===== flow/config.mk =====
export PLATFORM = sky130hd
export DESIGN_NAME = top_coldstorage
export DESIGN_NICKNAME = top_coldstorage
export VERILOG_FILES = /design/flow/design.v
export SDC_FILE = /design/flow/constraint.sdc
export NUM_CORES = 4
export LEC_CHECK = 0
export ABC_AREA = 1
export CAP_MARGIN = 5
export CORE_MARGIN = 2
export CORE_UTILIZATION = 70
export CTS_CLUSTER_SIZE = 74
export SETUP_SLACK_MARGIN = 1.64
export SLEW_MARGIN = 20

===== flow/constraint.sdc =====
create_clock -name core_clock -period 6.26 [get_ports {clk}]
set_input_delay 1.2520 -clock core_clock [delete_from_list [all_inputs] [get_ports {clk}]]
set_output_delay 1.2520 -clock core_clock [all_outputs]
set_load 0.01 [all_outputs]

===== flow/design.v =====
module dht11_reader (
  input rst_n,           
  input wire en,         
  input wire clk,        
  output reg [7:0] humidity,
  output reg [7:0] temperature,
  output wire data_ready
);
  reg [31:0] counter;    
  assign data_ready = 1'b0;
  always @(posedge clk or negedge rst_n) begin
    if (!rst_n) begin
      humidity <= 8'h28;
      temperature <= 8'h21;
      counter <= 0;
    end else if (en) begin
      counter <= counter + 1;
      if (counter >= 3_000_000) begin  
        counter <= 0;
        if (temperature < 35) begin
          temperature <= temperature + 1;
        end else begin
          temperature <= 30;
        end
        if (humidity < 45) begin
          humidity <= humidity + 1;
        end else begin
          humidity <= 40;
        end
      end
    end
  end
endmodule
module uart_tx(
  input  wire clk,               
  input  wire rst_n,             
  input  wire tx_start,          
  input  wire [7:0] tx_data,     
  output reg tx,                 
  output reg tx_done,            
  output reg tx_busy             
);
  parameter CLK_FREQ = 1_000_000;  
  parameter BAUD_RATE = 9600;
  localparam BIT_PERIOD = CLK_FREQ / BAUD_RATE;  
  reg [3:0] bit_index;      
  reg [15:0] clk_count;     
  reg [9:0] tx_shift_reg;   
  always @(posedge clk or negedge rst_n) begin
    if (!rst_n) begin
      tx <= 1;           
      tx_busy <= 0;
      bit_index <= 0;
      clk_count <= 0;
      tx_done <= 0;
    end else begin
      if (tx_start && !tx_busy) begin
        tx_shift_reg <= {1'b1, tx_data, 1'b0};  
        tx_busy <= 1'b1;
        bit_index <= 0;
        clk_count <= 0;
        tx_done <= 0;
      end
      if (tx_busy) begin
        if (clk_count < BIT_PERIOD - 1) begin
          clk_count <= clk_count + 1;
        end else begin
          clk_count <= 0;
          tx <= tx_shift_reg[bit_index];  
          bit_index <= bit_index + 1;
          if (bit_index == 9) begin
            tx_busy <= 1'b0;  
            tx_done <= 1;
          end
        end
      end
    end
  end
endmodule
module uart_rx (
  input wire clk,              
  input wire rst_n,            
  input wire rx,               
  output reg [7:0] data_out,   
  output reg rx_busy,          
  output reg done              
);
  parameter CLK_FREQ = 1_000_000;                  
  parameter BAUD_RATE = 9600;
  localparam BIT_PERIOD = CLK_FREQ / BAUD_RATE;    
  reg [9:0] rx_shift_reg;    
  reg [3:0] bit_index;       
  reg [15:0] clk_count;      
  always @(posedge clk or negedge rst_n) begin
    if (!rst_n) begin
      rx_busy <= 0;
      clk_count <= 0;
      bit_index <= 0;
      done <= 1'b0;  
    end else begin
      if (!rx_busy && !rx) begin
        rx_busy <= 1'b1;
        done <= 1'b0;
        clk_count <= BIT_PERIOD / 2;  
        bit_index <= 0;
      end
      if (rx_busy) begin
        if (clk_count < BIT_PERIOD - 1) begin
          clk_count <= clk_count + 1;
        end else begin
          clk_count <= 0;
          rx_shift_reg[bit_index] <= rx;  
          bit_index <= bit_index + 1;
          if (bit_index == 9) begin
            if (rx == 1'b1) begin  
              rx_busy <= 1'b0;
              done <= 1'b1;  
              data_out <= rx_shift_reg[8:1];  
            end else begin
              rx_busy <= 1'b0;  
              done <= 1'b0;
            end
          end
        end
      end else begin
        if (done) begin
          done <= 1'b0;  
        end
      end
    end
  end
endmodule
module uart_string(
  input wire clk_1Mhz,
  input wire rst_n,
  input wire [7: 0] temperature, 
  input wire [7: 0] humidity, 
  input wire rx,
  output wire tx,
  input wire en_tx,
  output reg tx_msg_done,
  input wire fan_state,
  input wire hum_state,
  output reg [7:0] chr_cmd,
  output reg [7:0] chr_val0,
  output reg [7:0] chr_val1,
  output reg       rx_msg_done   
);
  localparam SEND_INTERVAL = 1_000_000;  
  localparam IDLE = 2'b00, LOAD = 2'b01, TRANSMIT = 2'b10, DONE = 2'b11;
  wire tx_done, rx_done;
  reg [3:0] tx_index;   
  reg [7:0] tx_data;
  reg send_start;
  reg [31:0] timer_count;  
  wire tx_busy;
  reg [7:0] tx_msg [0:8];  
  reg [1:0] TX_STATE;
  always @(posedge clk_1Mhz or negedge rst_n) begin
    if (!rst_n) begin
      tx_msg[0] <= 8'h53;  
      tx_msg[1] <= 8'h3A;  
      tx_msg[2] <= 8'h30;  
      tx_msg[3] <= 8'h30;  
      tx_msg[4] <= 8'h30;  
      tx_msg[5] <= 8'h30;  
      tx_msg[6] <= 8'h30;  
      tx_msg[7] <= 8'h30;  
      tx_msg[8] <= 8'h2F;  
      tx_msg_done <= 1'b0;
      tx_index <= 0;
      send_start <= 1'b0;
      timer_count <= 0;
      TX_STATE <= IDLE;
    end else if (en_tx) begin
      case (TX_STATE)
        IDLE: begin
          tx_msg_done <= 1'b0;  
          if (!tx_busy) begin
            if (timer_count == SEND_INTERVAL) begin
              timer_count <= 0;
              TX_STATE <= LOAD;
            end else begin
              timer_count <= timer_count + 1;
            end
          end
        end
        LOAD: begin
          if (tx_index == 0) begin
            tx_msg[2] <= temperature / 10 + 8'h30;
            tx_msg[3] <= temperature % 10 + 8'h30;
            tx_msg[4] <= humidity / 10 + 8'h30;
            tx_msg[5] <= humidity % 10 + 8'h30;
            tx_msg[6] <= fan_state ? 8'h31 : 8'h30;  
            tx_msg[7] <= hum_state ? 8'h31 : 8'h30;  
          end
          tx_data <= tx_msg[tx_index];  
          send_start <= 1'b1;           
          TX_STATE <= TRANSMIT;
        end
        TRANSMIT: begin
          if (tx_done) begin
            send_start <= 1'b0;         
            if (tx_index < 8) begin
              tx_index <= tx_index + 1;
              TX_STATE <= LOAD;        
            end else begin
              tx_index <= 0;
              TX_STATE <= DONE;        
            end
          end
        end
        DONE: begin
          tx_msg_done <= 1'b1;          
          TX_STATE <= IDLE;            
        end
      endcase
    end
  end
  wire [7:0] rx_data;
  wire rx_busy;
  reg [5:0] RX_STATE;
  always @(posedge clk_1Mhz or negedge rst_n) begin
    if (!rst_n) begin
      RX_STATE <= 0;       
      rx_msg_done <= 1'b0;    
    end else if (!rx_busy && rx_done) begin
      case (RX_STATE)
        0: begin
          if (rx_data == 8'h41 || rx_data == 8'h42 || rx_data == 8'h43
              || rx_data == 8'h44 || rx_data == 8'h4C) begin
            RX_STATE <= 1;
            chr_cmd <= rx_data;
            rx_msg_done <= 1'b0;
          end else begin
            RX_STATE <= 0;  
          end
        end
        1: begin
          if ((rx_data >= 8'h30 && rx_data <= 8'h39) || rx_data == 8'h2D) begin  
            RX_STATE <= 2;
            chr_val0 <= rx_data;
          end
        end
        2: begin
          if (rx_data == 8'h3A) begin  
            RX_STATE <= 3;
          end
        end
        3: begin
          if (rx_data >= 8'h30 && rx_data <= 8'h39) begin  
            RX_STATE <= 4;
            chr_val1 <= rx_data;
          end
        end
        4: begin
          if (rx_data == 8'h0A || rx_data == 8'h2A || rx_data == 8'h2F) begin
            rx_msg_done <= 1'b1;
            RX_STATE <= 0;
          end
        end
      endcase
    end
    else if (rx_busy && !rx_done) begin
      rx_msg_done <= 1'b0;
    end
  end
  uart_tx uart_tx_inst(
    .clk(clk_1Mhz),
    .rst_n(rst_n),
    .tx_start(send_start),
    .tx_data(tx_data),
    .tx(tx),
    .tx_busy(tx_busy),
    .tx_done(tx_done)
  );
  uart_rx uart_rx_inst (
    .clk(clk_1Mhz),
    .rst_n(rst_n),
    .rx(rx),
    .data_out(rx_data),
    .rx_busy(rx_busy),
    .done(rx_done)
  );
endmodule
module i2c_writeframe(
    input       clk_1MHz,                
    input       rst_n,                   
    input       en_write,                
    input       start_frame,             
    input       stop_frame,              
    input [7:0] data,                    
    input       sda_in,                  
    output      sda_oe,                  
    output reg  scl,                     
    output      done,                    
    output reg  sda_en                   
);
    localparam  DELAY       = 10;        
    reg [20:0]  cnt;                     
    reg         cnt_clr;                 
    localparam  WaitEn      = 0,         
                PreStart    = 1,         
                Start       = 2,         
                AfterStart  = 3,         
                PreWrite    = 4,         
                WriteLow    = 5,         
                WriteHigh   = 6,         
                WriteDone   = 7,         
                WaitAck     = 8,         
                Ack1        = 9,         
                Ack2        = 10,        
                AckDone     = 11,        
                PreStop     = 12,        
                Stop        = 13,        
                Done        = 14;        
    reg [3:0]   state, next_state;
    reg [3:0]   bit_cnt;                 
    wire [2:0]  bit_idx = bit_cnt - 1'b1;    
    reg         sda_out;                 
    assign sda_oe = sda_en & ~sda_out;
    always @(posedge clk_1MHz, negedge rst_n) begin
        if (!rst_n)
            cnt <= 21'd0;
        else if (cnt_clr)
            cnt <= 21'd0;
        else
            cnt <= cnt + 1'b1;
    end
    always @(posedge clk_1MHz, negedge rst_n) begin
        if (!rst_n)
            state <= WaitEn;
        else
            state <= next_state;
    end
    always @(*) begin
        if (!rst_n)
            next_state = WaitEn;             
        else begin
            case (state)
                WaitEn:     next_state = en_write ? (start_frame ? PreStart : PreWrite) : WaitEn;
                PreStart:   next_state = (cnt == DELAY) ? Start : PreStart;
                Start:      next_state = (cnt == DELAY) ? AfterStart : Start;
                AfterStart: next_state = (cnt == DELAY) ? WriteLow : AfterStart;
                PreWrite:   next_state = (cnt == DELAY) ? WriteLow : PreWrite;
                WriteLow:   next_state = (cnt == DELAY) ? WriteHigh : WriteLow;
                WriteHigh:  next_state = (cnt == DELAY && bit_cnt == 4'd8) ? WriteDone : ((cnt == DELAY) ? WriteLow : WriteHigh);
                WriteDone:  next_state = (cnt == DELAY) ? WaitAck : WriteDone;
                WaitAck:    next_state = (sda_in == 1'b0) ? Ack1 : WaitAck;
                Ack1:       next_state = (cnt == DELAY) ? Ack2 : Ack1;
                Ack2:       next_state = (cnt == DELAY) ? AckDone : Ack2;
                AckDone:    next_state = (cnt == DELAY) ? (stop_frame ? PreStop : Done) : AckDone;
                PreStop:    next_state = (cnt == DELAY) ? Stop : PreStop;
                Stop:       next_state = (cnt == DELAY) ? Done : Stop;
                Done:       next_state = WaitEn;
                default:    next_state = WaitEn;
            endcase
        end
    end   
    always @(posedge clk_1MHz, negedge rst_n) begin
        if (!rst_n) begin                    
            sda_en  <= 1'b1;
            sda_out <= 1'b1;
            scl     <= 1'b1;
            cnt_clr <= 1'b1;
        end else begin
            case (state)
                WaitEn: begin
                    sda_en  <= 1'b1;         
                    cnt_clr <= 1'b1;         
                end
                PreStart: begin
                    sda_out <= 1'b1;                                 
                    scl     <= 1'b1;        
                    cnt_clr <= (cnt == DELAY-1) ? 1'b1 : 1'b0;       
                end
                Start: begin
                    sda_out <= 1'b0;                                 
                    cnt_clr <= (cnt == DELAY-1) ? 1'b1 : 1'b0;       
                end
                AfterStart: begin
                    scl     <= 1'b0;                                 
                    cnt_clr <= (cnt == DELAY-1) ? 1'b1 : 1'b0;       
                end
                PreWrite: begin
                    cnt_clr <= (cnt == DELAY-1) ? 1'b1 : 1'b0;       
                end
                WriteLow: begin
                    scl     <= 1'b0;                                 
                    sda_out <= data[3'd7-bit_idx];                   
                    cnt_clr <= (cnt == DELAY-1) ? 1'b1 : 1'b0;       
                end
                WriteHigh: begin
                    scl     <= 1'b1;                                 
                    cnt_clr <= (cnt == DELAY-1) ? 1'b1 : 1'b0;       
                end
                WriteDone: begin
                    scl     <= 1'b0;                                 
                    sda_en  <= 1'b0;                                 
                    cnt_clr <= (cnt == DELAY-1) ? 1'b1 : 1'b0;       
                end
                WaitAck: begin
                    cnt_clr <= 1'b1;                                 
                end
                Ack1: begin
                    scl     <= 1'b1;                                 
                    cnt_clr <= (cnt == DELAY-1) ? 1'b1 : 1'b0;       
                end
                Ack2: begin
                    scl     <= 1'b0;                                 
                    cnt_clr <= (cnt == DELAY-1) ? 1'b1 : 1'b0;       
                end
                AckDone: begin      
                    cnt_clr <= (cnt == DELAY-1) ? 1'b1 : 1'b0;       
                end
                PreStop: begin
                    scl     <= 1'b1;                                 
                    cnt_clr <= (cnt == DELAY-1) ? 1'b1 : 1'b0;       
                end   
                Stop: begin
                    sda_en  <= 1'b1;                                 
                    sda_out <= 1'b1;                                 
                    cnt_clr <= (cnt == DELAY-1) ? 1'b1 : 1'b0;       
                end
                Done: begin
                    cnt_clr <= 1'b1;                                 
                end
            endcase
        end
    end
    always @(posedge clk_1MHz, negedge rst_n) begin
        if (!rst_n)
            bit_cnt <= 4'd0;
        else begin
            case (state)
                WriteLow:   bit_cnt <= (cnt == 1'b0) ? bit_cnt + 1'b1 : bit_cnt;     
                WaitEn:     bit_cnt <= 4'd0;
                Done:       bit_cnt <= 4'd0;
                default:    bit_cnt <= bit_cnt;
            endcase
        end
    end
    assign done = (state == Done);
endmodule
module lcd_write_cmd_data(
    input       clk_1MHz,                    
    input       rst_n,                       
    input [7:0] data,                        
    input       cmd_data,                    
    input       ena,                         
    input [6:0] i2c_addr,                    
    input       sda_in,                      
    output      sda_oe,                      
    output      scl,                         
    output      done,                        
    output      sda_en
);
    localparam  DELAY               = 50;    
    reg [20:0]  cnt;                         
    reg         cnt_clr;                     
    localparam  WaitEn              = 0,     
                Write_Addr          = 1,     
                Wait_AddrDone       = 2,     
                Write_HighNibble1   = 3,     
                Wait_High1Done      = 4,     
                Delay_CMD1          = 5,     
                Write_HighNibble2   = 6,     
                Wait_High2Done      = 7,     
                Write_LowNibble1    = 8,     
                Wait_Low1Done       = 9,     
                Delay_CMD2          = 10,    
                Write_LowNibble2    = 11,    
                Wait_Low2Done       = 12,    
                Done                = 13;    
    reg [3:0]   state, next_state;
    reg         en_write;                    
    wire        en_i2cwrite = en_write;
    wire        i2c_done;                    
    reg [7:0]   i2c_data;                    
    reg         start_frame;                 
    reg         stop_frame;                  
    always @(posedge clk_1MHz, negedge rst_n) begin
        if (!rst_n)
            cnt <= 21'd0;
        else if (cnt_clr)
            cnt <= 21'd0;
        else
            cnt <= cnt + 1'b1;
    end
    always @(posedge clk_1MHz, negedge rst_n) begin
        if (!rst_n)
            state <= WaitEn;
        else
            state <= next_state;
    end
    always @(*) begin
        if (!rst_n)
            next_state = WaitEn;                 
        else begin
            case (state)
                WaitEn:             next_state = ena ? Write_Addr : WaitEn;
                Write_Addr:         next_state = Wait_AddrDone;
                Wait_AddrDone:      next_state = i2c_done ? Write_HighNibble1 : Wait_AddrDone;
                Write_HighNibble1:  next_state = Wait_High1Done;
                Wait_High1Done:     next_state = i2c_done ? Delay_CMD1 : Wait_High1Done;
                Delay_CMD1:         next_state = (cnt == DELAY) ? Write_HighNibble2 : Delay_CMD1;
                Write_HighNibble2:  next_state = Wait_High2Done;
                Wait_High2Done:     next_state = i2c_done ? Write_LowNibble1 : Wait_High2Done;
                Write_LowNibble1:   next_state = Wait_Low1Done;
                Wait_Low1Done:      next_state = i2c_done ? Delay_CMD2 : Wait_Low1Done;
                Delay_CMD2:         next_state = (cnt == DELAY) ? Write_LowNibble2 : Delay_CMD2;
                Write_LowNibble2:   next_state = Wait_Low2Done;
                Wait_Low2Done:      next_state = i2c_done ? Done : Wait_Low2Done;
                Done:               next_state = WaitEn;
                default:            next_state = WaitEn;
            endcase
        end
    end
    always @(posedge clk_1MHz, negedge rst_n) begin
        if (!rst_n) begin                    
            i2c_data <= 8'd0;
            en_write <= 1'b0;
            cnt_clr  <= 1'b1;
        end else begin
            case (state)
                WaitEn: begin
                    i2c_data    <= 8'd0;
                    en_write    <= 1'b0;
                    cnt_clr     <= 1'b1;
                end
                Write_Addr: begin
                    start_frame <= 1'b1;                 
                    stop_frame  <= 1'b0;
                    i2c_data    <= {i2c_addr, 1'b0};     
                    en_write    <= 1'b1;                 
                end
                Wait_AddrDone: begin
                    en_write    <= 1'b0;                 
                end
                Write_HighNibble1: begin
                    start_frame <= 1'b0;
                    stop_frame  <= 1'b0;
                    i2c_data    <= (data & 8'hF0) | 8'h0C | cmd_data;
                    en_write    <= 1'b1;                 
                end
                Wait_High1Done: begin
                    en_write    <= 1'b0;                 
                end
                Delay_CMD1: begin
                    cnt_clr     <= 1'b0;                 
                end
                Write_HighNibble2: begin
                    start_frame <= 1'b0;
                    stop_frame  <= 1'b0;
                    i2c_data    <= ((data & 8'hF0) | 8'h0C | cmd_data) & 8'hFB;
                    en_write    <= 1'b1;                 
                    cnt_clr     <= 1'b1;                 
                end
                Wait_High2Done: begin
                    en_write    <= 1'b0;                 
                end
                Write_LowNibble1: begin              
                    start_frame <= 1'b0;
                    stop_frame  <= 1'b0;
                    i2c_data    <= ((data & 8'h0F) << 4) | 8'h0C | cmd_data;
                    en_write    <= 1'b1;                
                end
                Wait_Low1Done: begin
                    en_write    <= 1'b0;                 
                end
                Delay_CMD2: begin
                    cnt_clr     <= 1'b0;                 
                end
                Write_LowNibble2: begin
                    start_frame <= 1'b0;
                    stop_frame  <= 1'b1;                 
                    i2c_data    <= (((data & 8'h0F) << 4) | 8'h0C | cmd_data) & 8'hFB;
                    en_write    <= 1'b1;                 
                    cnt_clr     <= 1'b1;                 
                end
                Wait_Low2Done: begin
                    en_write    <= 1'b0;                 
                end
            endcase
        end
    end
    assign done = (state == Done);
    i2c_writeframe i2c_writframe_inst(
        .clk_1MHz   (clk_1MHz),
        .rst_n      (rst_n),
        .en_write   (en_i2cwrite),
        .start_frame(start_frame),
        .stop_frame (stop_frame),
        .data       (i2c_data),
        .sda_in     (sda_in),
        .sda_oe     (sda_oe),
        .scl        (scl),
        .done       (i2c_done),
        .sda_en     (sda_en)
    );
endmodule
module lcd_display(
    input           clk_1MHz,                
    input           rst_n,                   
    input           ena,                     
    input           done_write,              
    input  [127:0]  row1,                    
    input  [127:0]  row2,                    
    output reg[7:0] data,                    
    output          cmd_data,                
    output reg      ena_write,               
    output          busy                     
);
    localparam  DELAY           = 50;        
    localparam  WaitEn          = 0,
                Write           = 1,
                WaitWrite       = 2,
                WaitDelay       = 3,
                Done            = 4;
    reg [2:0]   state, next_state;          
    reg [20:0]  cnt;                         
    reg         cnt_clr;                     
    wire [7:0]  cmd_data_array [0:39];
    assign cmd_data_array[0]    = 8'h02;     
    assign cmd_data_array[1]    = 8'h28;     
    assign cmd_data_array[2]    = 8'h0C;     
    assign cmd_data_array[3]    = 8'h06;     
    assign cmd_data_array[4]    = 8'h01;     
    assign cmd_data_array[5]    = 8'h80;     
    assign cmd_data_array[22]   = 8'hC0;     
    assign cmd_data_array[39]   = 8'h00;     
    generate
        genvar i;
        for (i = 1; i < 17; i=i+1) begin: for_name
            assign cmd_data_array[22-i] = row1[(i*8)-1:i*8-8];       
            assign cmd_data_array[39-i] = row2[(i*8)-1:i*8-8];       
        end
    endgenerate
    reg [5:0]   ptr;                         
    assign cmd_data = (ptr <= 6'd6 || ptr == 6'd23) ? 1'b0 : 1'b1;   
    assign busy = ~(state == WaitEn);
    always @(posedge clk_1MHz, negedge rst_n) begin
        if (!rst_n)
            cnt <= 21'd0;
        else if (cnt_clr)
            cnt <= 21'd0;
        else 
            cnt <= cnt + 1'b1;
    end
    always @(posedge clk_1MHz, negedge rst_n) begin
        if (!rst_n)
            state <= WaitEn;
        else
            state <= next_state;
    end
    always @(*) begin
        if (!rst_n)
            next_state = WaitEn;
        else begin
            case (state)
                WaitEn:     next_state = ena ? Write : WaitEn;
                Write:      next_state = WaitWrite;
                WaitWrite:  next_state = done_write ? WaitDelay : WaitWrite;
                WaitDelay:  next_state = (ptr == 6'd39) ? Done : ((cnt == DELAY) ? Write : WaitDelay);
                Done:       next_state = WaitEn;
                default:    next_state = WaitEn;
            endcase
        end
    end
    always @(posedge clk_1MHz, negedge rst_n) begin
        if (!rst_n) begin
            cnt_clr    <= 1'b1;
            ena_write  <= 1'b0;            
        end else begin
            case (state)
                WaitEn: begin
                    cnt_clr    <= 1'b1;                  
                    ena_write  <= 1'b0;                  
                end
                Write: begin
                    cnt_clr    <= 1'b1;                  
                    data       <= cmd_data_array[ptr];   
                    ena_write  <= 1'b1;                  
                end
                WaitWrite: begin
                    ena_write  <= 1'b0;                  
                end
                WaitDelay: begin
                    cnt_clr    <= 1'b0;
                end
            endcase
        end
    end
    always @(posedge clk_1MHz, negedge rst_n) begin
        if (!rst_n)
            ptr <= 6'd0;
        else if (state == WaitEn)
            ptr <= 6'd0;
        else if (state == Write)
            ptr <= ptr + 1'b1;
        else
            ptr <= ptr;
    end
endmodule
module lcd_16x2(
  input           clk_1MHz,
  input           rst_n,
  input           lcd_ena,
  input [127:0]   row1,
  input [127:0]   row2,
  output          busy,
  output          scl,
  input           sda_in,
  output          sda_oe,
  output          lcd_done
);
  localparam      i2c_addr = 7'h27;
  wire [7:0]      data;
  wire            cmd_data;
  wire            ena_write;
  lcd_display lcd_display_inst(
    .clk_1MHz           (clk_1MHz),
    .rst_n              (rst_n),
    .ena                (lcd_ena),
    .done_write         (lcd_done),
    .row1               (row1),
    .row2               (row2),
    .data               (data),
    .cmd_data           (cmd_data),
    .ena_write          (ena_write),
    .busy               (busy)
  );
  lcd_write_cmd_data lcd_write_cmd_data_inst(
    .clk_1MHz           (clk_1MHz),
    .rst_n              (rst_n),
    .data               (data),
    .cmd_data           (cmd_data),
    .ena                (ena_write),
    .i2c_addr           (i2c_addr),
    .sda_in             (sda_in),
    .sda_oe             (sda_oe),
    .scl                (scl),
    .done               (lcd_done)
  );
endmodule
module logic_controller(
  input   wire            clk,        
  input   wire            rst_n,
  input   wire  [7: 0]    temperature,
  input   wire  [7: 0]    humidity,
  output  reg             dht_en,
  input   wire            dht_data_ready,
  input   wire  [7:0]     chr_cmd,
  input   wire  [7:0]     chr_val0,
  input   wire  [7:0]     chr_val1,
  input   wire            rx_msg_done,
  input   wire            tx_msg_done,
  output  reg             en_tx,
  output  reg             lcd_en,    
  input   wire            lcd_done,  
  output  reg   [127:0]   lcd_row1,  
  output  reg   [127:0]   lcd_row2,  
  output  reg             led_fan,       
  output  reg             led_hum       
);
  localparam INTERVAL = 500_000;  
  integer interval_counter;
  reg [6:0] max_temp, min_temp, min_hum, max_hum;  
  reg [7:0] temp_tens, temp_units, humi_tens, humi_units;
  reg tick;  
  reg rx_msg_done_reg;
  always @(posedge clk or negedge rst_n) begin
    if (!rst_n) begin
      tick <= 1'b0;
      rx_msg_done_reg <= 1'b0;
      interval_counter <= 0;
      en_tx <= 1'b0;
      temp_tens <= 8'h00;
      temp_units <= 8'h00;
      humi_tens <= 8'h00;
      humi_units <= 8'h00;
      max_temp <= 34;  
      min_temp <= 1;  
      min_hum <= 42;  
      max_hum <= 63;  
      dht_en <= 1'b0;
      lcd_row1 <= "  Cold Storage  ";
      lcd_row2 <= "     Welcome    ";
      lcd_en <= 1'b1;
      led_fan <= 1'b0;
      led_hum <= 1'b0;
    end else begin
      if (lcd_done && lcd_en) begin
        lcd_en <= 1'b0;
      end
      if (interval_counter == INTERVAL) begin
        interval_counter <= 0;
        tick <= ~tick;
        if (tick) begin
          if (!dht_en) begin
            dht_en <= 1'b1;
          end
          en_tx <= 1'b1;
          update_leds();
          update_lcd();
        end else begin
          dht_en <= 1'b0;
        end
      end else begin
        interval_counter <= interval_counter + 1;
      end
      if (rx_msg_done && !rx_msg_done_reg) begin
        rx_msg_done_reg <= 1'b1;
        update_settings();
        if (chr_cmd != 8'h4C) begin  
          update_leds();
        end
      end else if (!rx_msg_done) begin
        rx_msg_done_reg <= 1'b0;
      end
      if (dht_en && dht_data_ready) begin
        dht_en <= 1'b0;
      end
      if (en_tx && tx_msg_done) begin
        en_tx <= 1'b0;
      end
    end
  end
  task update_settings;
    begin
      if (chr_cmd == 8'h4C) begin  
        led_fan <= (chr_val0 == 8'h31);  
        led_hum <= (chr_val1 == 8'h31);  
      end else if (chr_cmd == 8'h41) begin  
        if (chr_val0 == 8'h2D) begin  
          max_temp <= -1 * ((chr_val1 - 8'h30) * 10);
        end else begin
          max_temp <= ((chr_val0 - 8'h30) * 10) + (chr_val1 - 8'h30);
        end
      end else if (chr_cmd == 8'h42) begin  
        if (chr_val0 == 8'h2D) begin  
          min_temp <= -1 * ((chr_val1 - 8'h30) * 10);
        end else begin
          min_temp <= ((chr_val0 - 8'h30) * 10) + (chr_val1 - 8'h30);
        end
      end else if (chr_cmd == 8'h43) begin  
        if (chr_val0 == 8'h2D) begin  
          max_hum <= -1 * ((chr_val1 - 8'h30) * 10);
        end else begin
          max_hum <= ((chr_val0 - 8'h30) * 10) + (chr_val1 - 8'h30);
        end
      end else if (chr_cmd == 8'h44) begin  
        if (chr_val0 == 8'h2D) begin  
          min_hum <= -1 * ((chr_val1 - 8'h30) * 10);
        end else begin
          min_hum <= ((chr_val0 - 8'h30) * 10) + (chr_val1 - 8'h30);
        end
      end
      uart_rx_to_lcd();
    end
  endtask
  task update_leds;
    begin
      if (temperature > max_temp) begin
        led_fan <= 1'b1;  
      end else if (temperature < min_temp) begin
        led_fan <= 1'b0;  
      end else begin
        led_fan <= 1'b0;  
      end
      if (humidity < max_hum) begin
        led_hum <= 1'b1;  
      end else if (humidity > min_hum) begin
        led_hum <= 1'b0;  
      end else begin
        led_hum <= 1'b0;  
      end
    end
  endtask
  task update_lcd;
    begin
      temp_tens <= (temperature / 10) + 8'h30;   
      temp_units <= (temperature % 10) + 8'h30;  
      humi_tens <= (humidity / 10) + 8'h30;    
      humi_units <= (humidity % 10) + 8'h30;   
      if (temperature < 10) begin
        lcd_row1 <= { "Temp: 0", temp_units, " C      " };  
      end else begin
        lcd_row1 <= { "Temp: ", temp_tens, temp_units, " C      " };  
      end
      if (humidity < 10) begin
        lcd_row2 <= { "Humi: 0", humi_units, "%       " };   
      end else begin
        lcd_row2 <= { "Humi: ", humi_tens, humi_units, "%       " };   
      end
      lcd_en <= 1'b1;
    end
  endtask
  task uart_rx_to_lcd;
    begin
      lcd_row1 <= {"RX: ", chr_cmd, chr_val0, chr_val1, "         "};
      lcd_row2 <= {"Tem:", temp_tens, temp_units, "C Hum:", humi_tens, humi_units, "% "};
      interval_counter <= 0;  
      lcd_en <= 1'b1;
    end
  endtask
endmodule
module top_coldstorage(
  input         clk,           
  input         rst_n,         
  output        led_fan,       
  output        led_hum,       
  input         sda_lcd_in,
  output        sda_lcd_oe,
  output        scl_lcd,
  input         rx,
  output        tx
);
  wire clk_1MHz = clk;
  wire [127:0] lcd_row1, lcd_row2;
  wire lcd_en, lcd_done;
  wire [7:0] temperature, humidity;
  wire dht_en, dht_data_ready;
  wire [7:0] chr_cmd, chr_val0, chr_val1;
  wire rx_msg_done, en_tx, tx_msg_done;
  logic_controller logic_controller_inst(
    .clk(clk_1MHz),
    .rst_n(rst_n),
    .temperature(temperature),
    .humidity(humidity),
    .dht_en(dht_en),
    .dht_data_ready(dht_data_ready),
    .chr_cmd(chr_cmd),
    .chr_val0(chr_val0),
    .chr_val1(chr_val1),
    .en_tx(en_tx),
    .rx_msg_done(rx_msg_done),
    .tx_msg_done(tx_msg_done),
    .lcd_en(lcd_en),
    .lcd_done(lcd_done),
    .lcd_row1(lcd_row1),
    .lcd_row2(lcd_row2),
    .led_fan(led_fan),
    .led_hum(led_hum)
  );
  dht11_reader dht11_reader_inst(
    .clk(clk_1MHz),
    .rst_n(rst_n),
    .en(dht_en),
    .temperature(temperature),
    .humidity(humidity),
    .data_ready(dht_data_ready)
  );
  uart_string uart_string_inst(
    .clk_1Mhz(clk_1MHz),
    .rst_n(rst_n),
    .temperature(temperature),
    .humidity(humidity),
    .en_tx(en_tx),
    .tx_msg_done(tx_msg_done),
    .tx(tx),
    .rx(rx),
    .fan_state(led_fan),
    .hum_state(led_hum),
    .chr_cmd(chr_cmd),
    .chr_val0(chr_val0),
    .chr_val1(chr_val1),
    .rx_msg_done(rx_msg_done)
  );
  lcd_16x2 lcd_16x2_inst(
    .clk_1MHz(clk_1MHz),
    .rst_n(rst_n),
    .lcd_ena(lcd_en),
    .row1(lcd_row1),
    .row2(lcd_row2),
    .lcd_done(lcd_done),
    .sda_in(sda_lcd_in),
    .sda_oe(sda_lcd_oe),
    .scl(scl_lcd)
  );  
endmodule

===== flow/run.sh =====
#!/bin/bash
# the make line also repeats each setting of config.mk as NAME=value (left out here)
make -C /OpenROAD-flow-scripts/flow DESIGN_CONFIG=/design/flow/config.mk WORK_HOME=/design/flow/orfs CLKGATE_MAP_FILE= finish

==> deck_impl_summary.md, run 1 <==
Physical Implementation Snapshot

Clock network
  • CTS root buf: clkbuf_16
  • Clock Path Buffers: 3
  • Inserted Clock Buffers: 54
  • Clock-pin slew on the worst setup and hold paths: 0.06 ns
  • # H-tree levels: 2
  • CTS Sinks: 524
  • Hold buffers post-CTS: 0
  • Post_cts resized: 0
  • CTS tree: yes
  • Worst-skew pair later-pin latency: 0.61 ns
  • Setup repair bufs after CTS: 0

Synthesis
  • Ys async rst share: 87.40%
  • Yosys reg bits: 524
  • Yosys top cell by area: dfrtp_1
  • Comb area leader: simple AND/OR/NAND/NOR gates
  • Top cells by instance count after synthesis: inv_1, nand2_1, dfrtp_1
  • Most numerous cell in the Yosys netlist: inv_1
  • Syn_nets: 3307
  • Mux area share: 0.1205%
  • Post-synthesis sequential area ratio: 50.08%
  • Top-area cell share: 36.71%
  • Post-Syn Instances: 3214
  • Yosys cell count: 3214
  • Commonest flop: dfrtp_1
  • Library cells used by synthesis: 66
  • Yosys chip area: 27000 um2
  • Basic Gates by Area: 22.60%
  • Synthesized cell area: 27000 um2
  • Post-synth area hogs: dfrtp_1, inv_1, edfxtp_1
  • Count of library flops with an enable pin: 66
  • Compound Share, Synth: 11.96%
  • YS warnings: 9
  • Area fraction in xor and xnor cells: 2.234%
  • Avg Inst Size Synth: 8.399 um2
  • Adder Area Share: 4.264%

Final timing
  • Final setup viols: 0
  • Final setup TNS: 0 ns
  • Clock Skews: 0.01541 ns
  • Min Clock Period, post-route: 4.357 ns
  • Hold Vio Cnt, Final: 0
  • RSZ-0062 raised after global routing: false
  • Final WS setup: 1.903 ns
  • WHS: 0.4129 ns
  • Max-slew violations: 0
  • Fin crit share: 69.60%
  • Worst-margin pin slew: 0.9858 ns
  • Peak Freq: 229.5 MHz
  • Rel. slew slack: 34.21%

Die
  • # rows: 71
  • Core ar.: 37840 um2
  • I/O pins: 9
  • DIE HEIGHT: 200.4 um
  • Area of the die: 40150 um2
  • Die X: 200.4 um
  • FP Core Util: 71.34%

Worst setup path
  • Crit path arrival time: 4.85 ns
  • Worst reg2reg startpoint: uart_string_inst.chr_val1[1]$_DFFE_PP_
  • Critical path data required time: 6.75 ns
  • CP max FO: 5
  • Critical-path top delay cell: fa_1
  • Worst path depth: 16
  • Worst setup EP type: register
  • FF-to-FF End: logic_controller_inst.max_hum[6]$_DFFE_PN0P_
  • Reg2Reg Setup Slack: 1.90 ns
  • Cell with the most instances on the worst path: ha_1
  • Critical Path End: logic_controller_inst.max_hum[6]$_DFFE_PN0P_
  • Slowest cell delay on critical path: 0.52 ns
  • Cell Chain, Critical Path: ha_1, ha_1, inv_1, fa_1, inv_1, ha_1, ha_1, fa_1, fa_1, xnor2_1, xor2_1, xnor2_1, a21oi_1, o21ai_0, o21ai_0, mux2_2
  • Critical setup path kind: register to register
  • Worst setup path startpoint: uart_string_inst.chr_val1[1]$_DFFE_PP_
  • WP buf/inv: 2
  • R2R depth: 16
  • Crit path max-delay family: adder cells
  • Type of origin of the critical path: register

Power and ir drop
  • Logic pwr share: 11.9%
  • Pleak: 13.33 nW
  • Clock network power: 3.35 mW
  • Share of power burned in registers: 47.4%
  • Cell Int Power: 5.996 mW
  • Pwr top: registers
  • Comb power: 0.979 mW
  • Switch Pwr: 2.235 mW
  • Maximum vdd drop: 0.3281 mV
  • Pwr per Cell Area: 278.7 nW/um2
  • Sw Share: 27.15%
  • Clock power frac: 40.8%
  • Seq pwr: 3.90 mW

Hold path
  • Hold EP: uart_string_inst.uart_tx_inst.tx_shift_reg[1]$_DFFE_PP_
  • HP Start: uart_string_inst.tx_data[0]$_SDFFCE_PN1P_
  • Hold Crit Depth: 0
  • Worst hold path type: register to register

Global routing
  • Global-route usage over all layers: 33.37%
  • Vias in the first global route: 22680
  • Pin count of the biggest net entering global routing: 164
  • Overflow left after global routing: 0
  • Initial antenna violation count: 0
  • First-pass GRT wire length: 110600 um

Routing
  • Final WL: 65760 um
  • Initial drt markers: 1937
  • Diodes inserted: 0
  • DR vias: 22560
  • Routed Antenna Nets: 0
  • Mean routed wirelength per cell: 17.33 um
  • Vias/cell: 5.945
  • DRC viols: 0
  • First-pass DRT Iterations: 8

Finish
  • P&R area growth vs syn: 9.404%
  • Fin area: 29530 um2
  • Final nets: 3332

Placement
  • GP Congestion: 0.9736
  • Post-Place Setup Slack: 1.941 ns
  • DP HPWL: 45770 um
  • Placed cell area: 27660 um2
  • I/O Buffers: 8

Job
  • Max cap viols: 0
  • Tool Warnings: 64

Run status
  • Outcome: finished clean
[cell type report]
type | count | area [um2]
well taps | 511 | 639.4
flip-flops and latches | 524 | 13520
clock buffers | 78 | 1584
multi-input cells | 2064 | 11150
repair buffers | 22 | 215.2
clock inverters | 23 | 277.8
inverters | 573 | 2151
fillers | 2545 | 8309
[routing by layer]
| metal | track usage [%] | vias to the layer above | wire [um] |
|---|---|---|---|
| met5 | 0 | - | 0 |
| li1 | - | 10720 | - |
| met4 | 11.75 | 0 | 2094 |
| met2 | 56.30 | 826 | 32050 |
| met3 | 4.881 | 176 | 4116 |
| met1 | 44.52 | 10840 | 27490 |
[through the flow]
step	std cells	utilization (%)	power, mW
final	3795	78.04	8.231
after global routing	3795	78.04	8.553
after CTS	3795	78.02	8.249
after detailed placement	3694	73.10	4.905
after global placement	3694	73.10	4.854
after floorplan	3214	-	4.551
==> run 2, diff against run 1 <==
Settings changed: CAP_MARGIN 5 to 20, CORE_ASPECT_RATIO set to 0.73, CORE_UTILIZATION 70 to 65, CTS_CLUSTER_DIAMETER set to 216, CTS_CLUSTER_SIZE 74 to not set, GPL_ROUTABILITY_DRIVEN set to 1, GPL_TIMING_DRIVEN set to 1, PLACE_DENSITY set to 0.57, SETUP_SLACK_MARGIN 1.64 to 0.64.
Clock period 6.26 ns to 3.94 ns, I/O delays scaled along.
==> run 2 against run 1 <==
The layout now fails its checks (negative setup slack). Global-route usage decreased by 0.71 points. Maximum frequency grew 6.5%. Combinational power increased by 64%. Critical path depth did not move. Clock power up 57%. Critical path type unchanged. Critical endpoint unchanged. Largest power group unchanged.
==> deck_impl_summary.md, run 2 <==
Physical Implementation Snapshot

Hold path
  • Hold Crit Depth: 1
  • Worst hold path type: register to register
  • Hold EP: lcd_16x2_inst.lcd_display_inst.cnt_clr$_DFFE_PN1P_
  • HP Start: lcd_16x2_inst.lcd_display_inst.state[4]$_DFF_PN0_

Clock network
  • # H-tree levels: 2
  • Clock-pin slew on the worst setup and hold paths: 0.07 ns
  • Worst-skew pair later-pin latency: 0.58 ns
  • Inserted Clock Buffers: 50
  • CTS Sinks: 524
  • CTS tree: yes
  • Clock Path Buffers: 3
  • CTS root buf: clkbuf_16

Die
  • Die X: 242.5 um
  • Core ar.: 40750 um2
  • I/O pins: 9
  • FP Core Util: 66.24%
  • # rows: 63
  • Area of the die: 43200 um2
  • DIE HEIGHT: 178.1 um

Synthesis
  • YS warnings: 9
  • Area fraction in xor and xnor cells: 2.234%
  • Top-area cell share: 36.71%
  • Top cells by instance count after synthesis: inv_1, nand2_1, dfrtp_1
  • Post-synth area hogs: dfrtp_1, inv_1, edfxtp_1
  • Adder Area Share: 4.264%
  • Synthesized cell area: 27000 um2
  • Ys async rst share: 87.40%
  • Yosys chip area: 27000 um2
  • Yosys cell count: 3214
  • Count of library flops with an enable pin: 66
  • Avg Inst Size Synth: 8.399 um2
  • Commonest flop: dfrtp_1
  • Post-synthesis sequential area ratio: 50.08%
  • Yosys top cell by area: dfrtp_1
  • Yosys reg bits: 524
  • Most numerous cell in the Yosys netlist: inv_1
  • Compound Share, Synth: 11.96%
  • Basic Gates by Area: 22.60%
  • Syn_nets: 3307
  • Library cells used by synthesis: 66
  • Comb area leader: simple AND/OR/NAND/NOR gates
  • Post-Syn Instances: 3214
  • Mux area share: 0.1205%

Job
  • Tool Warnings: 70
  • Max cap viols: 0

Routing
  • Vias/cell: 6.047
  • Final WL: 74680 um
  • Met2 WL post-DR: 32570 um
  • Highest metal used: met5
  • Met3 routed WL: 7243 um
  • Mean routed wirelength per cell: 18.88 um
  • M1 WL: 32120 um
  • DRC viols: 0
  • First-pass DRT Iterations: 6
  • Initial drt markers: 2796
  • Routed Antenna Nets: 0
  • DR vias: 23910

Final timing
  • RSZ-0062 raised after global routing: true
  • Rel. slew slack: 14.03%
  • Worst-margin pin slew: 1.288 ns
  • Peak Freq: 244.4 MHz
  • Final WS setup: -0.1519 ns
  • Clock Skews: 0.01913 ns
  • Min Clock Period, post-route: 4.092 ns
  • Max-slew violations: 0
  • Fin crit share: 103.9%
  • WHS: 0.3998 ns
  • Hold Vio Cnt, Final: 0
  • Final setup viols: 9

Finish
  • Post-Route Utilization: 78.23%
  • P&R area growth vs syn: 18.10%
  • Non-filler instance count after layout: 3955
  • Final nets: 3454

Placement
  • DP HPWL: 47750 um
  • Placed Cells: 3749
  • Post-Place Setup Slack: -0.1564 ns
  • GP Congestion: 0.9783
  • I/O Buffers: 8

Worst setup path
  • FF-to-FF End: logic_controller_inst.max_hum[6]$_DFFE_PN0P_
  • Worst setup path startpoint: uart_string_inst.chr_val1[3]$_DFFE_PP_
  • R2R depth: 16
  • Critical-path top delay cell: fa_1
  • Critical Path End: logic_controller_inst.max_hum[6]$_DFFE_PN0P_
  • Worst setup EP type: register
  • Critical setup path kind: register to register
  • Reg2Reg Setup Slack: -0.15 ns
  • Crit path arrival time: 4.56 ns
  • Worst reg2reg startpoint: uart_string_inst.chr_val1[3]$_DFFE_PP_
  • Type of origin of the critical path: register
  • WP buf/inv: 2
  • CP max FO: 2
  • Crit path max-delay family: adder cells
  • Critical path data required time: 4.41 ns
  • Worst path depth: 16
  • Cell Chain, Critical Path: ha_1, ha_2, inv_2, fa_1, inv_2, ha_4, ha_4, fa_1, fa_2, xnor2_2, xor2_1, xnor2_1, a21oi_1, o21ai_1, o21ai_1, mux2_2
  • Slowest cell delay on critical path: 0.53 ns

Power and ir drop
  • Pwr top: registers
  • Comb power: 1.61 mW
  • Logic pwr share: 12.4%
  • Clock network power: 5.26 mW
  • Seq pwr: 6.19 mW
  • Clock power frac: 40.3%
  • Switch Pwr: 3.572 mW
  • Share of power burned in registers: 47.4%
  • Pwr per Cell Area: 409.8 nW/um2
  • Pwr Total: 13.07 mW
  • Maximum vdd drop: 0.6062 mV
  • Sw Share: 27.34%
  • Cell Int Power: 9.494 mW
  • Pleak: 14.41 nW

Global routing
  • Pin count of the biggest net entering global routing: 170
  • Global-route usage over all layers: 32.66%
  • Overflow left after global routing: 0
  • Vias in the first global route: 22360
  • Initial antenna violation count: 2
  • First-pass GRT wire length: 114500 um

Run status
  • Outcome: finished with violations
  • SO Viols: negative setup slack
## run 2: layout make-up
cell class                 instances  area (um2)
inverter                         573        2207
fill                            2707        8871
clock inverter                    28       397.9
tap                              552       690.7
antenna                            1       2.502
clock buffer                      65        1390
timing repair buffer             148        1361
multi-input combinational       2064       12310
sequential                       524       13520
## run 2: metal layers
layer,up-vias,track usage (%)
li1,10950,-
met1,11440,48.83
met2,1253,49.67
met3,275,5.943
met4,2,8.102
met5,-,0
## run 2: what timing repair did
item,4_1_cts,5_1_grt
buffers inserted,82,29
hold buffers,1,0
resized,154,147
endpoints found under the hold margin,6,0
setup endpoints to repair,36,51
pin swaps,77,63
## run 2: stage by stage
step	setup TNS, ns	area, um2
2_1_floorplan	0	27180
3_5_place_dp	-0.1750	28020
6_report	-0.6471	31880
4_1_cts	-0.1099	31030
5_1_grt	-2.164	31880
3_3_place_gp	-0.01963	28020
==> run 3, diff against run 2 <==
Settings changed: ABC_AREA 1 to not set, CORE_ASPECT_RATIO 0.73 to not set, CORE_UTILIZATION 65 to 40, CTS_CLUSTER_DIAMETER 216 to not set, GPL_ROUTABILITY_DRIVEN 1 to not set, GPL_TIMING_DRIVEN 1 to not set, PLACE_DENSITY 0.57 to not set, SETUP_SLACK_MARGIN 0.64 to not set.
Clock period 3.94 ns to 3.33 ns, I/O delays scaled along.
==> run 3 against run 2 <==
The layout still fails its checks (negative setup slack). Combinational power fell by 64%. Design area rose by 0.95%. Synthesized cell count fell by 9.5%. First-iteration DRC count fell by 40%. Power rose by 6.9%.
==> deck_impl_summary.md, run 3 <==
Physical Implementation Snapshot

Final timing
  • Fin crit share: 123.3%
  • RSZ-0062 raised after global routing: true
  • Min Clock Period, post-route: 4.106 ns
  • Final setup viols: 22
  • Final WS setup: -0.7763 ns
  • WHS: 0.4244 ns
  • Peak Freq: 243.5 MHz
  • Clock Skews: 0.01945 ns
  • Max-slew violations: 0
  • Hold Vio Cnt, Final: 0
  • Worst-margin pin slew: 0.9876 ns
  • Rel. slew slack: 34.16%

Routing
  • First-pass DRT Iterations: 6
  • Initial drt markers: 1688
  • Final WL: 68370 um
  • Vias/cell: 5.484
  • Routed Antenna Nets: 0
  • Mean routed wirelength per cell: 17.19 um
  • DRC viols: 0
  • DR vias: 21810

Worst setup path
  • Worst setup path startpoint: dht11_reader_inst.temperature[6]$_DFFE_PN0P_
  • Worst reg2reg startpoint: dht11_reader_inst.temperature[6]$_DFFE_PN0P_
  • Slowest cell delay on critical path: 0.53 ns
  • Worst setup EP type: register
  • Critical path data required time: 3.82 ns
  • R2R depth: 18
  • Cell Chain, Critical Path: clkinv_4, ha_4, or2_4, ha_4, and4bb_4, a21oi_4, a2111oi_4, o22ai_2, a31o_2, o21a_1, or4b_4, nor3_4, nor2_2, nor2_1, ha_2, xnor2_2, xnor2_2, o21ai_1
  • Reg2Reg Setup Slack: -0.78 ns
  • Type of origin of the critical path: register
  • Critical-path top delay cell: or4b_4
  • Crit path arrival time: 4.59 ns
  • Worst path depth: 18
  • Crit path max-delay family: simple AND/OR/NAND/NOR gates
  • WP buf/inv: 1
  • CP max FO: 5
  • Critical Path End: logic_controller_inst.temp_units[6]$_DFFE_PN0P_
  • Critical setup path kind: register to register
  • FF-to-FF End: logic_controller_inst.temp_units[6]$_DFFE_PN0P_

Die
  • FP Core Util: 40.51%
  • Die X: 265.0 um
  • I/O pins: 9
  • DIE HEIGHT: 265.0 um
  • Area of the die: 70240 um2
  • # rows: 95
  • Core ar.: 67280 um2

Global routing
  • Pin count of the biggest net entering global routing: 177
  • Vias in the first global route: 21810
  • First-pass GRT wire length: 114400 um
  • Overflow left after global routing: 0
  • Global-route usage over all layers: 19.68%
  • Initial antenna violation count: 1

Job
  • Tool Warnings: 65
  • Max cap viols: 0

Synthesis
  • Compound Share, Synth: 14.90%
  • Area fraction in xor and xnor cells: 5.256%
  • Mux area share: 1.340%
  • YS warnings: 9
  • Post-synth area hogs: dfrtp_1, edfxtp_1, dfstp_2
  • Basic Gates by Area: 20.81%
  • Synthesized cell area: 27250 um2
  • Yosys top cell by area: dfrtp_1
  • Post-Syn Instances: 2909
  • Avg Inst Size Synth: 9.369 um2
  • Adder Area Share: 4.370%
  • Library cells used by synthesis: 103
  • Yosys cell count: 2909
  • Comb area leader: simple AND/OR/NAND/NOR gates
  • Post-synthesis sequential area ratio: 49.61%
  • Top cells by instance count after synthesis: nand2_1, dfrtp_1, nor2_1
  • Top-area cell share: 36.36%
  • Syn_nets: 3002
  • Yosys reg bits: 524
  • Yosys chip area: 27250 um2
  • Commonest flop: dfrtp_1
  • Most numerous cell in the Yosys netlist: nand2_1
  • Count of library flops with an enable pin: 66
  • Ys async rst share: 87.40%

Clock network
  • CTS tree: yes
  • Inserted Clock Buffers: 58
  • CTS root buf: clkbuf_16
  • Clock-pin slew on the worst setup and hold paths: 0.06 ns
  • Clock Path Buffers: 3
  • Worst-skew pair later-pin latency: 0.62 ns
  • # H-tree levels: 2
  • CTS Sinks: 524

Finish
  • P&R area growth vs syn: 18.09%
  • Fillers: 6262
  • Fin area: 32180 um2
  • Final nets: 3146

Placement
  • DP HPWL: 47530 um
  • Placed cell area: 29560 um2
  • I/O Buffers: 8
  • Post-Place Setup Slack: -0.9305 ns
  • GP Congestion: 0.9032

Run status
  • SO Viols: negative setup slack
  • Outcome: finished with violations

Power and ir drop
  • Clock power frac: 48.1%
  • Pwr per Cell Area: 434.0 nW/um2
  • Sw Share: 22.39%
  • Share of power burned in registers: 47.8%
  • Pleak: 13.73 nW
  • Seq pwr: 6.68 mW
  • Comb power: 0.572 mW
  • Switch Pwr: 3.128 mW
  • Clock network power: 6.71 mW
  • Logic pwr share: 4.1%
  • Pwr top: clock
  • Cell Int Power: 10.84 mW
  • Pwr Total: 13.97 mW
  • Maximum vdd drop: 0.4128 mV

Hold path
  • Hold EP: uart_string_inst.uart_tx_inst.tx_shift_reg[3]$_DFFE_PP_
  • Hold Crit Depth: 0
  • HP Start: uart_string_inst.tx_data[2]$_SDFFCE_PN0P_
  • Worst hold path type: register to register
[run 3: area by class of cell]
class / count / area [um2] / share of cell area (%)
well taps: 873 / 1092 / 3.394
repair buffers: 225 / 1852 / 5.754
clock inverters: 27 / 339.1 / 1.054
diodes: 1 / 2.502 / 0.007775
inverters: 114 / 432.9 / 1.345
flip-flops and latches: 524 / 13520 / 42.01
clock buffers: 83 / 1687 / 5.240
multi-input cells: 2130 / 13260 / 41.19
[run 3: repair_timing]
| item | 4_1_cts | 5_1_grt |
|---|---|---|
| setup endpoints to repair | 32 | 32 |
| gates resized | 59 | 37 |
| hold endpoints to repair | 28 | 0 |
| pin swaps | 33 | 22 |
| hold buffers | 1 | 0 |
| buffers inserted | 12 | 11 |
[run 3: stage by stage]
step	utilization [%]	instances	setup TNS [ns]
floorplan	-	2909	-12.06
global placement	43.94	3846	-11.94
detailed placement	43.94	3846	-14.26
CTS	47.48	3969	-10.43
global route	47.84	3976	-15.90
finish	47.84	3977	-11.25
[run 3: routing by layer]
layer	share of wire (%)	global-route usage (%)	vias to the layer above	wire length, um
li1	-	-	10560	-
met1	47	27.52	10680	31950
met2	46	31.46	435	31340
met3	4.6	2.990	126	3132
met4	2.8	6.367	2	1933
met5	0.016	0	-	11
==> run 4, diff against run 3 <==
Settings changed: CAP_MARGIN 20 to 5, CELL_PAD_IN_SITES_DETAIL_PLACEMENT set to 1, CELL_PAD_IN_SITES_GLOBAL_PLACEMENT set to 1, CORE_MARGIN 2 to 6, CORE_UTILIZATION 40 to 35, CTS_CLUSTER_SIZE set to 51, GPL_ROUTABILITY_DRIVEN set to 1, HOLD_SLACK_MARGIN set to 0.24, MIN_ROUTING_LAYER set to met2, PLACE_DENSITY_LB_ADDON set to 0.12, SETUP_SLACK_MARGIN set to 0.03.
Clock period 3.33 ns to 5.29 ns, I/O delays scaled along.
==> run 4 against run 3 <==
Now clean on timing, DRC and antenna. Core utilization is 7.7 points lower. First-iteration DRC count is 89% higher. Cell count is 0.15% lower. Wire length is 16% higher. Combinational power is 35% lower. Area after synthesis stayed put. Clock power is 31% lower. Critical path type unchanged. Highest routed layer unchanged.
==> deck_impl_summary.md, run 4 <==
Physical Implementation Snapshot

Job
  • Max cap viols: 0
  • Tool Warnings: 62

Finish
  • Post-Route Utilization: 40.09%
  • P&R area growth vs syn: 12.47%
  • Fillers: 8678
  • MI comb area: 12760 um2
  • Register area: 13520 um2
  • Fin area: 30650 um2
  • Final nets: 2981

Worst setup path
  • CP max FO: 8
  • Critical Path End: logic_controller_inst.temp_units[6]$_DFFE_PN0P_
  • Worst setup EP type: register
  • Critical-path top delay cell: or4b_1
  • Crit path arrival time: 5.34 ns
  • R2R depth: 18
  • Cell Chain, Critical Path: inv_2, ha_1, or2_1, ha_1, and4bb_1, a21oi_2, a21oi_1, mux2i_1, o2111ai_2, o21a_1, or4b_1, nor3_4, nor2_1, nor2_1, ha_1, xnor2_1, xnor2_1, o21ai_0
  • Slowest cell delay on critical path: 0.68 ns
  • Worst reg2reg startpoint: dht11_reader_inst.temperature[6]$_DFFE_PN0P_
  • Worst setup path startpoint: dht11_reader_inst.temperature[6]$_DFFE_PN0P_
  • Reg2Reg Setup Slack: 0.39 ns
  • FF-to-FF End: logic_controller_inst.temp_units[6]$_DFFE_PN0P_
  • WP buf/inv: 1
  • Crit path max-delay family: simple AND/OR/NAND/NOR gates
  • Critical setup path kind: register to register
  • Worst path depth: 18
  • Cell with the most instances on the worst path: ha_1
  • Critical path data required time: 5.73 ns
  • Type of origin of the critical path: register

Synthesis
  • Avg Inst Size Synth: 9.369 um2
  • Yosys top cell by area: dfrtp_1
  • Top cells by instance count after synthesis: nand2_1, dfrtp_1, nor2_1
  • Ys async rst share: 87.40%
  • Syn_nets: 3002
  • Area fraction in xor and xnor cells: 5.256%
  • YS warnings: 9
  • Most numerous cell in the Yosys netlist: nand2_1
  • Synthesized cell area: 27250 um2
  • Yosys reg bits: 524
  • Library cells used by synthesis: 103
  • Yosys chip area: 27250 um2
  • Comb area leader: simple AND/OR/NAND/NOR gates
  • Mux area share: 1.340%
  • Post-Syn Instances: 2909
  • Adder Area Share: 4.370%
  • Post-synth area hogs: dfrtp_1, edfxtp_1, dfstp_2
  • Compound Share, Synth: 14.90%
  • Count of library flops with an enable pin: 66
  • Basic Gates by Area: 20.81%
  • Commonest flop: dfrtp_1
  • Post-synthesis sequential area ratio: 49.61%
  • Top-area cell share: 36.36%
  • Yosys cell count: 2909

Final timing
  • Hold Vio Cnt, Final: 0
  • Max-slew violations: 0
  • Clock Skews: 0.01848 ns
  • Final setup viols: 0
  • Fin crit share: 92.65%
  • RSZ-0062 raised after global routing: false
  • Peak Freq: 204.0 MHz
  • Min Clock Period, post-route: 4.901 ns
  • Rel. slew slack: 19.28%
  • Final setup TNS: 0 ns
  • Worst-margin pin slew: 1.201 ns
  • Final WS setup: 0.3887 ns

Power and ir drop
  • Maximum vdd drop: 0.1987 mV
  • Cell Int Power: 7.033 mW
  • Clock power frac: 50.3%
  • Clock network power: 4.63 mW
  • Comb power: 0.370 mW
  • Sw Share: 23.63%
  • Pleak: 12.85 nW
  • Pwr Total: 9.208 mW
  • Logic pwr share: 4.0%
  • Pwr top: clock
  • Share of power burned in registers: 45.7%
  • Switch Pwr: 2.175 mW
  • Pwr per Cell Area: 300.4 nW/um2
  • Seq pwr: 4.21 mW

Placement
  • GP Congestion: 0.8835
  • I/O Buffers: 8
  • DP HPWL: 52780 um
  • Placed cell area: 28420 um2
  • Post-Place Setup Slack: 0.5188 ns

Routing
  • Routed Antenna Nets: 0
  • DRC viols: 0
  • Final WL: 79560 um
  • Vias/cell: 7.506
  • First-pass DRT Iterations: 6
  • Initial drt markers: 3195
  • DR vias: 29810
  • Mean routed wirelength per cell: 20.04 um

Die
  • # rows: 101
  • FP Core Util: 35.65%
  • DIE HEIGHT: 291.1 um
  • Core ar.: 76450 um2
  • Area of the die: 84710 um2
  • I/O pins: 9
  • Die X: 291.1 um

Clock network
  • Hold buffers post-CTS: 0
  • Setup repair bufs after CTS: 0
  • Inserted Clock Buffers: 66
  • CTS root buf: clkbuf_16
  • Worst-skew pair later-pin latency: 0.61 ns
  • Clock Path Buffers: 3
  • # H-tree levels: 3
  • Clock-pin slew on the worst setup and hold paths: 0.06 ns
  • CTS tree: yes
  • CTS Sinks: 524

Run status
  • Outcome: finished clean

Global routing
  • Pin count of the biggest net entering global routing: 173
  • Global-route usage over all layers: 27.16%
  • Vias in the first global route: 34810
  • First-pass GRT wire length: 127900 um
  • Overflow left after global routing: 0
  • Initial antenna violation count: 0

Hold path
  • Worst hold path type: input pin to asynchronous set/reset pin
## run 4: cell type report
class,instances,share of cell area (%)
Multi-Input combinational cell,2130,41.62
Inverter,114,1.396
Tap cell,1030,4.204
Clock buffer,102,6.535
Antenna cell,2,0.01633
Sequential cell,524,44.11
Clock inverter,17,0.6694
Timing Repair Buffer,52,1.449
## run 4: metrics by stage
step	hold WS, ns	cells
finish	0.3107	3971
global route	0.3073	3969
CTS	0.2844	3969
global placement	0.4021	3850
detailed placement	0.4180	3850
floorplan	0.4003	2909
## run 4: timing repair
action | in CTS | in global routing
gates resized | 0 | 1
endpoints found under the setup margin | 0 | 2
endpoints found under the hold margin | 0 | 0
## run 4: metal layers
layer	vias up	GRT usage, %	wire, um
met2	8427	32.83	42320
met1	10760	-	0
met4	14	4.543	3815
met3	460	37.45	33080
met5	-	5.052	344
li1	10150	-	-
==> run 5, diff against run 4 <==
Settings changed: ABC_AREA set to 1, CAP_MARGIN 5 to 20, CELL_PAD_IN_SITES_DETAIL_PLACEMENT 1 to not set, CELL_PAD_IN_SITES_GLOBAL_PLACEMENT 1 to not set, CORE_ASPECT_RATIO set to 0.73, CORE_MARGIN 6 to 2, CORE_UTILIZATION 35 to 72, CTS_CLUSTER_DIAMETER set to 216, CTS_CLUSTER_SIZE 51 to not set, GPL_TIMING_DRIVEN set to 1, HOLD_SLACK_MARGIN 0.24 to not set, MIN_ROUTING_LAYER met2 to not set, PLACE_DENSITY_LB_ADDON 0.12 to 0.22, SETUP_SLACK_MARGIN 0.03 to 0.02.
Clock period 5.29 ns to 3.0 ns, I/O delays scaled along.
==> run 5 against run 4 <==
Now fails the layout checks on negative setup slack. Global-route usage up 15 points. Cell count up 0.55%. Worst hold slack better by 0.084 ns. Power up 86%. First-iteration DRC count up 34%. Combinational power rose to 6.4 times the previous value. Clock skew up 0.013 ns. Clock power up 41%. Area after synthesis down 0.95%. Synthesized cell count up 10%. Critical path type unchanged.
==> deck_impl_summary.md, run 5 <==
Physical Implementation Snapshot

Power and ir drop
  • Sw Share: 29.14%
  • Clock network power: 6.54 mW
  • Pleak: 14.74 nW
  • Comb power: 2.38 mW
  • Seq pwr: 8.20 mW
  • Pwr Total: 17.13 mW
  • Clock power frac: 38.2%
  • Switch Pwr: 4.992 mW
  • Maximum vdd drop: 0.7999 mV
  • Pwr top: registers
  • Pwr per Cell Area: 528.9 nW/um2
  • Logic pwr share: 13.9%
  • Cell Int Power: 12.14 mW
  • Share of power burned in registers: 47.9%

Synthesis
  • Mux area share: 0.1205%
  • Post-Syn Instances: 3214
  • Library cells used by synthesis: 66
  • Syn_nets: 3307
  • Avg Inst Size Synth: 8.399 um2
  • Post-synth area hogs: dfrtp_1, inv_1, edfxtp_1
  • Basic Gates by Area: 22.60%
  • Comb area leader: simple AND/OR/NAND/NOR gates
  • Compound Share, Synth: 11.96%
  • Area fraction in xor and xnor cells: 2.234%
  • Ys async rst share: 87.40%
  • Top-area cell share: 36.71%
  • Yosys chip area: 27000 um2
  • Top cells by instance count after synthesis: inv_1, nand2_1, dfrtp_1
  • Adder Area Share: 4.264%
  • Yosys top cell by area: dfrtp_1
  • Commonest flop: dfrtp_1
  • Yosys reg bits: 524
  • Synthesized cell area: 27000 um2
  • Yosys cell count: 3214
  • Most numerous cell in the Yosys netlist: inv_1
  • Count of library flops with an enable pin: 66
  • YS warnings: 9
  • Post-synthesis sequential area ratio: 50.08%

Worst setup path
  • Worst setup path startpoint: dht11_reader_inst.temperature[6]$_DFFE_PN0P_
  • Critical-path top delay cell: nand3b_1
  • FF-to-FF End: uart_string_inst.tx_msg[3][6]$_DFFE_PN0P_
  • Type of origin of the critical path: register
  • Critical Path End: uart_string_inst.tx_msg[3][6]$_DFFE_PN0P_
  • Crit path max-delay family: simple AND/OR/NAND/NOR gates
  • R2R depth: 28
  • WP buf/inv: 6
  • Worst path depth: 28
  • Reg2Reg Setup Slack: -1.63 ns
  • Slowest cell delay on critical path: 0.55 ns
  • Crit path arrival time: 5.15 ns
  • Critical path data required time: 3.52 ns
  • Worst setup EP type: register
  • Critical setup path kind: register to register
  • Worst reg2reg startpoint: dht11_reader_inst.temperature[6]$_DFFE_PN0P_
  • CP max FO: 7

Global routing
  • Overflow left after global routing: 0
  • Pin count of the biggest net entering global routing: 115
  • First-pass GRT wire length: 131300 um
  • Global-route usage over all layers: 42.04%
  • Initial antenna violation count: 1
  • Vias in the first global route: 25530

Clock network
  • CTS Sinks: 524
  • Worst-skew pair later-pin latency: 0.60 ns
  • Inserted Clock Buffers: 49
  • CTS root buf: clkbuf_16
  • CTS tree: yes
  • # H-tree levels: 2
  • Clock-pin slew on the worst setup and hold paths: 0.08 ns
  • Clock Path Buffers: 3

Final timing
  • RSZ-0062 raised after global routing: true
  • Min Clock Period, post-route: 4.628 ns
  • WHS: 0.3945 ns
  • Final setup TNS: -39.40 ns
  • Clock Skews: 0.03132 ns
  • Rel. slew slack: 30.60%
  • Final setup viols: 48
  • Max-slew violations: 0
  • Peak Freq: 216.1 MHz
  • Worst-margin pin slew: 1.028 ns
  • Fin crit share: 154.3%
  • Final WS setup: -1.628 ns
  • Hold Vio Cnt, Final: 0

Placement
  • Post-Place Setup Slack: -1.074 ns
  • GP Congestion: 1.026
  • Placed Cells: 3843
  • Placed cell area: 29110 um2
  • I/O Buffers: 8
  • DP HPWL: 51130 um

Die
  • FP Core Util: 73.09%
  • DIE HEIGHT: 169.4 um
  • # rows: 60
  • Die X: 230.6 um
  • I/O pins: 9
  • Core ar.: 36940 um2
  • Area of the die: 39080 um2

Routing
  • Routed Antenna Nets: 0
  • DRC viols: 0
  • Vias/cell: 6.662
  • Initial drt markers: 4269
  • Final WL: 90430 um
  • Mean routed wirelength per cell: 22.65 um
  • First-pass DRT Iterations: 12
  • DR vias: 26600

Finish
  • P&R area growth vs syn: 19.97%
  • Fin area: 32390 um2
  • Post-Route Utilization: 87.68%
  • Final nets: 3550
  • Non-filler instance count after layout: 3993

Job
  • Tool Warnings: 65
  • Max cap viols: 0

Hold path
  • Hold Crit Depth: 1
  • Hold EP: lcd_16x2_inst.lcd_display_inst.cnt_clr$_DFFE_PN1P_
  • Worst hold path type: register to register
  • HP Start: lcd_16x2_inst.lcd_display_inst.state[4]$_DFF_PN0_

Run status
  • SO Viols: negative setup slack
  • Outcome: finished with violations
## run 5: area by class of cell
class	instances	area [um2]
inverters	573	2186
well taps	496	620.6
fillers	1707	4549
clock inverters	18	220.2
clock buffers	72	1434
multi-input cells	2066	12400
flip-flops and latches	524	13520
diodes	1	2.502
repair buffers	243	2004
## run 5: per-layer routing
| metal | up-vias | global-route usage (%) | wire length [um] |
|---|---|---|---|
| met5 | - | 0 | 0 |
| met4 | 0 | 17.28 | 6428 |
| met3 | 700 | 9.997 | 11680 |
| met2 | 2312 | 67.98 | 40380 |
| met1 | 12460 | 55.21 | 31940 |
| li1 | 11130 | - | - |
## run 5: timing repair
action | in CTS | in global routing
endpoints found under the hold margin | 14 | 0
hold buffers | 1 | 0
buffers inserted | 40 | 36
endpoints found under the setup margin | 43 | 59
cloned | 2 | 0
pin swaps | 87 | 91
gates resized | 161 | 128
Power is estimated from default activity; no workload was simulated.
